==> run F: inputs <==
==> flow/design.v <==
`timescale 1ns/1ps
module base2_alu #(
  parameter LAT_BIN = 1,   
  parameter LAT_DEC = 8,   
  parameter LAT_DUO = 6    
)(
  input  wire        clk,
  input  wire        rst,
  input  wire        start,
  input  wire [3:0]  opcode,
  input  wire [15:0] a,
  input  wire [15:0] b,
  output reg         busy,
  output reg         done,
  output reg  [31:0] result
);
  reg [7:0] countdown;
  wire [7:0] lat_sel =
      (opcode <= 4'd2) ? LAT_BIN :
      ((opcode <= 4'd5) ? LAT_DEC : LAT_DUO);
  wire [31:0] res_bin =
      (opcode==4'd0)   ? (a + b) :
      (opcode==4'd1)   ? (a - b) :
      (opcode==4'd2)   ? (a * b) :
      (opcode==4'd3)   ? (a + b) :
      (opcode==4'd4)   ? (a - b) :
      (opcode==4'd5) ? (a * 16'd10) :
      (opcode==4'd6) ? (a + b) :
      (opcode==4'd7) ? (a - b) :
      (opcode==4'd8)  ? (a * 16'd3) : 32'd0;
  always @(posedge clk) begin
    if (rst) begin
      busy <= 1'b0; done <= 1'b0; countdown <= 8'd0; result <= 32'd0;
    end else begin
      done <= 1'b0;
      if (start && !busy) begin
        busy      <= 1'b1;
        countdown <= (lat_sel==0) ? 1 : lat_sel;
      end else if (busy) begin
        if (countdown > 8'd1) begin
          countdown <= countdown - 8'd1;
        end else begin
          busy   <= 1'b0;
          done   <= 1'b1;
          result <= res_bin;
        end
      end
    end
  end
endmodule
`timescale 1ns/1ps
module base10_alu #(
  parameter LAT_DEC = 1,   
  parameter LAT_BIN = 6,   
  parameter LAT_DUO = 6    
)(
  input  wire        clk,
  input  wire        rst,
  input  wire        start,
  input  wire [3:0]  opcode,
  input  wire [15:0] a,
  input  wire [15:0] b,
  output reg         busy,
  output reg         done,
  output reg  [31:0] result
);
  reg [7:0] countdown;
  wire [7:0] lat_sel =
      ((opcode>=4'd3) && (opcode<=4'd5)) ? LAT_DEC :
      ((opcode<=4'd2) ? LAT_BIN : LAT_DUO);
  wire [31:0] res_bin =
      (opcode==4'd0)   ? (a + b) :
      (opcode==4'd1)   ? (a - b) :
      (opcode==4'd2)   ? (a * b) :
      (opcode==4'd3)   ? (a + b) :
      (opcode==4'd4)   ? (a - b) :
      (opcode==4'd5) ? (a * 16'd10) :
      (opcode==4'd6) ? (a + b) :
      (opcode==4'd7) ? (a - b) :
      (opcode==4'd8)  ? (a * 16'd3) : 32'd0;
  always @(posedge clk) begin
    if (rst) begin
      busy <= 1'b0; done <= 1'b0; countdown <= 8'd0; result <= 32'd0;
    end else begin
      done <= 1'b0;
      if (start && !busy) begin
        busy      <= 1'b1;
        countdown <= (lat_sel==0) ? 1 : lat_sel;
      end else if (busy) begin
        if (countdown > 8'd1) begin
          countdown <= countdown - 8'd1;
        end else begin
          busy   <= 1'b0;
          done   <= 1'b1;
          result <= res_bin;
        end
      end
    end
  end
endmodule
`timescale 1ns/1ps
module base12_alu #(
  parameter LAT_DUO = 1,   
  parameter LAT_BIN = 6,   
  parameter LAT_DEC = 8    
)(
  input  wire        clk,
  input  wire        rst,
  input  wire        start,
  input  wire [3:0]  opcode,
  input  wire [15:0] a,
  input  wire [15:0] b,
  output reg         busy,
  output reg         done,
  output reg  [31:0] result
);
  reg [7:0] countdown;
  wire [7:0] lat_sel =
      ((opcode>=4'd6) && (opcode<=4'd8)) ? LAT_DUO :
      ((opcode<=4'd2) ? LAT_BIN : LAT_DEC);
  wire [31:0] res_bin =
      (opcode==4'd0)   ? (a + b) :
      (opcode==4'd1)   ? (a - b) :
      (opcode==4'd2)   ? (a * b) :
      (opcode==4'd3)   ? (a + b) :
      (opcode==4'd4)   ? (a - b) :
      (opcode==4'd5) ? (a * 16'd10) :
      (opcode==4'd6) ? (a + b) :
      (opcode==4'd7) ? (a - b) :
      (opcode==4'd8)  ? (a * 16'd3) : 32'd0;
  always @(posedge clk) begin
    if (rst) begin
      busy <= 1'b0; done <= 1'b0; countdown <= 8'd0; result <= 32'd0;
    end else begin
      done <= 1'b0;
      if (start && !busy) begin
        busy      <= 1'b1;
        countdown <= (lat_sel==0) ? 1 : lat_sel;
      end else if (busy) begin
        if (countdown > 8'd1) begin
          countdown <= countdown - 8'd1;
        end else begin
          busy   <= 1'b0;
          done   <= 1'b1;
          result <= res_bin;
        end
      end
    end
  end
endmodule
`timescale 1ns/1ps
module router_extended #(
  parameter B2_LAT_BIN  = 1, B2_LAT_DEC  = 8, B2_LAT_DUO  = 6,
  parameter B10_LAT_DEC = 1, B10_LAT_BIN = 6, B10_LAT_DUO = 6,
  parameter B12_LAT_DUO = 1, B12_LAT_BIN = 6, B12_LAT_DEC = 8
)(
  input  wire        clk,
  input  wire        rst,
  input  wire        start,
  input  wire [2:0]  cond_sel,
  input  wire [3:0]  opcode,
  input  wire [15:0] op_a,
  input  wire [15:0] op_b,
  output reg         busy,
  output reg         done,
  output reg  [31:0] result
);
  localparam [1:0] ROUTE_SENTINEL = 2'd3;
  wire [1:0] forced_target = (cond_sel <= 3'd2) ? cond_sel[1:0] : ROUTE_SENTINEL;
  wire [1:0] full_router_target =
      (opcode <= 4'd2)   ? 2'd0 :
      (opcode <= 4'd5) ? 2'd1 :
                                  2'd2;
  localparam [1:0] DUO_FALLBACK_TARGET = (B10_LAT_DUO <= B2_LAT_DUO) ? 2'd1 : 2'd0;
  wire [1:0] router_210_target =
      (opcode <= 4'd2)   ? 2'd0 :
      (opcode <= 4'd5) ? 2'd1 :
                                  DUO_FALLBACK_TARGET;
  wire [1:0] routed_target =
      (forced_target != ROUTE_SENTINEL) ? forced_target :
      (cond_sel == 3'd3) ? full_router_target :
      (cond_sel == 3'd4) ? router_210_target :
                           full_router_target;  
  reg  start_b2, start_b10, start_b12;
  wire busy_b2, done_b2;   wire [31:0] res_b2;
  wire busy_b10, done_b10; wire [31:0] res_b10;
  wire busy_b12, done_b12; wire [31:0] res_b12;
  base2_alu #(.LAT_BIN(B2_LAT_BIN), .LAT_DEC(B2_LAT_DEC), .LAT_DUO(B2_LAT_DUO)) u_b2(
    .clk(clk), .rst(rst), .start(start_b2), .opcode(opcode), .a(op_a), .b(op_b),
    .busy(busy_b2), .done(done_b2), .result(res_b2)
  );
  base10_alu #(.LAT_DEC(B10_LAT_DEC), .LAT_BIN(B10_LAT_BIN), .LAT_DUO(B10_LAT_DUO)) u_b10(
    .clk(clk), .rst(rst), .start(start_b10), .opcode(opcode), .a(op_a), .b(op_b),
    .busy(busy_b10), .done(done_b10), .result(res_b10)
  );
  base12_alu #(.LAT_DUO(B12_LAT_DUO), .LAT_BIN(B12_LAT_BIN), .LAT_DEC(B12_LAT_DEC)) u_b12(
    .clk(clk), .rst(rst), .start(start_b12), .opcode(opcode), .a(op_a), .b(op_b),
    .busy(busy_b12), .done(done_b12), .result(res_b12)
  );
  localparam S_IDLE=0, S_WAIT=1;
  reg [0:0] st;
  always @(posedge clk) begin
    if (rst) begin
      st <= S_IDLE; busy <= 1'b0; done <= 1'b0;
      start_b2 <= 1'b0; start_b10 <= 1'b0; start_b12 <= 1'b0;
      result <= 32'd0;
    end else begin
      done <= 1'b0;
      start_b2 <= 1'b0; start_b10 <= 1'b0; start_b12 <= 1'b0;
      case (st)
        S_IDLE: begin
          if (start) begin
            busy <= 1'b1;
            if (routed_target==2'd0) start_b2  <= 1'b1;
            if (routed_target==2'd1) start_b10 <= 1'b1;
            if (routed_target==2'd2) start_b12 <= 1'b1;
            st <= S_WAIT;
          end
        end
        S_WAIT: begin
          if ( (routed_target==2'd0 && done_b2) ||
               (routed_target==2'd1 && done_b10) ||
               (routed_target==2'd2 && done_b12) ) begin
            result <= (routed_target==2'd0) ? res_b2 :
                      (routed_target==2'd1) ? res_b10 :
                                              res_b12;
            done   <= 1'b1;
            busy   <= 1'b0;
            st     <= S_IDLE;
          end
        end
      endcase
    end
  end
endmodule
==> flow/run.sh <==
#!/bin/bash
# the make line also repeats each setting of config.mk as NAME=value (left out here)
make -C /OpenROAD-flow-scripts/flow DESIGN_CONFIG=/design/flow/config.mk WORK_HOME=/design/flow/orfs CLKGATE_MAP_FILE= finish
==> flow/config.mk <==
export PLATFORM = sky130hd
export DESIGN_NAME = router_extended
export DESIGN_NICKNAME = router_extended
export VERILOG_FILES = /design/flow/design.v
export SDC_FILE = /design/flow/constraint.sdc
export NUM_CORES = 4
export LEC_CHECK = 0
export CAP_MARGIN = 20
export CORE_MARGIN = 2
export CORE_UTILIZATION = 72
export CTS_CLUSTER_DIAMETER = 283
export CTS_CLUSTER_SIZE = 96
export PLACE_DENSITY = 0.42
export SETUP_SLACK_MARGIN = 2.49
export SLEW_MARGIN = 20
export TNS_END_PERCENT = 10
==> flow/constraint.sdc <==
create_clock -name core_clock -period 8.35 [get_ports {clk}]
set_input_delay 1.6700 -clock core_clock [delete_from_list [all_inputs] [get_ports {clk}]]
set_output_delay 1.6700 -clock core_clock [all_outputs]
set_load 0.01 [all_outputs]
==> run C (differences from run F) <==
Settings changed: CORE_UTILIZATION 72 to 61, CTS_CLUSTER_DIAMETER 283 to unset, CTS_CLUSTER_SIZE 96 to unset, PLACE_DENSITY 0.42 to unset, SETUP_SLACK_MARGIN 2.49 to unset, TNS_END_PERCENT 10 to unset.
==> flow/constraint.sdc (replaced) <==
create_clock -name core_clock -period 4.95 [get_ports {clk}]
set_input_delay 0.9900 -clock core_clock [delete_from_list [all_inputs] [get_ports {clk}]]
set_output_delay 0.9900 -clock core_clock [all_outputs]
set_load 0.01 [all_outputs]
==> flow_results.xml <==
<?xml version="1.0" encoding="UTF-8"?>
<metrics>
  <group name="clock_tree">
    <metric name="post_cts_repair_timing_setup_buffer_count" unit="">53</metric>
  </group>
  <group name="run_status">
    <metric name="run_status" unit="">complete, but fails checks</metric>
    <metric name="failed_layout_checks" unit="">setup timing</metric>
  </group>
  <group name="placed_design">
    <metric name="gpl.final_weighted_congestion" unit="">0.9950</metric>
    <metric name="hpwl_after_detailed_placement" unit="mm">49.48</metric>
  </group>
  <group name="sta">
    <metric name="final.setup.worst_slack" unit="ns">-1.476</metric>
    <metric name="timing.final.setup_violations" unit="">78</metric>
  </group>
  <group name="cells_and_area">
    <metric name="layout.area.comb" unit="sq um">15960</metric>
  </group>
</metrics>
That was run C.
==> flow_results.xml <==
<?xml version="1.0" encoding="UTF-8"?>
<metrics>
  <group name="clock_tree">
    <metric name="cts_made_buffers" unit="">17</metric>
  </group>
  <group name="sta">
    <metric name="timing.final.setup_violations" unit="">0</metric>
  </group>
  <group name="power">
    <metric name="power_frac_comb" unit="">0.799</metric>
  </group>
  <group name="placed_design">
    <metric name="hpwl_after_detailed_placement" unit="mm">45.61</metric>
    <metric name="gpl.final_weighted_congestion" unit="">1.025</metric>
  </group>
  <group name="setup_path">
    <metric name="regToRegEndpoint" unit="">u_b12.result[28]</metric>
  </group>
  <group name="run_status">
    <metric name="run_status" unit="">finished clean</metric>
  </group>
  <group name="die">
    <metric name="floorplan.die_area" unit="sq um">28340</metric>
  </group>
  <group name="routing">
    <metric name="first_pass_iters" unit="">7</metric>
    <metric name="topRoutingLayerUsed" unit="">met5</metric>
  </group>
  <group name="cells_and_area">
    <metric name="num-nets-final" unit="">2916</metric>
    <metric name="layout.area.comb" unit="sq um">15090</metric>
    <metric name="fillCellCount" unit="">1537</metric>
  </group>
  <group name="synthesis">
    <metric name="ys_area" unit="sq um">19450</metric>
  </group>
</metrics>
That was run F.
Power and IR drop assume default switching activity.
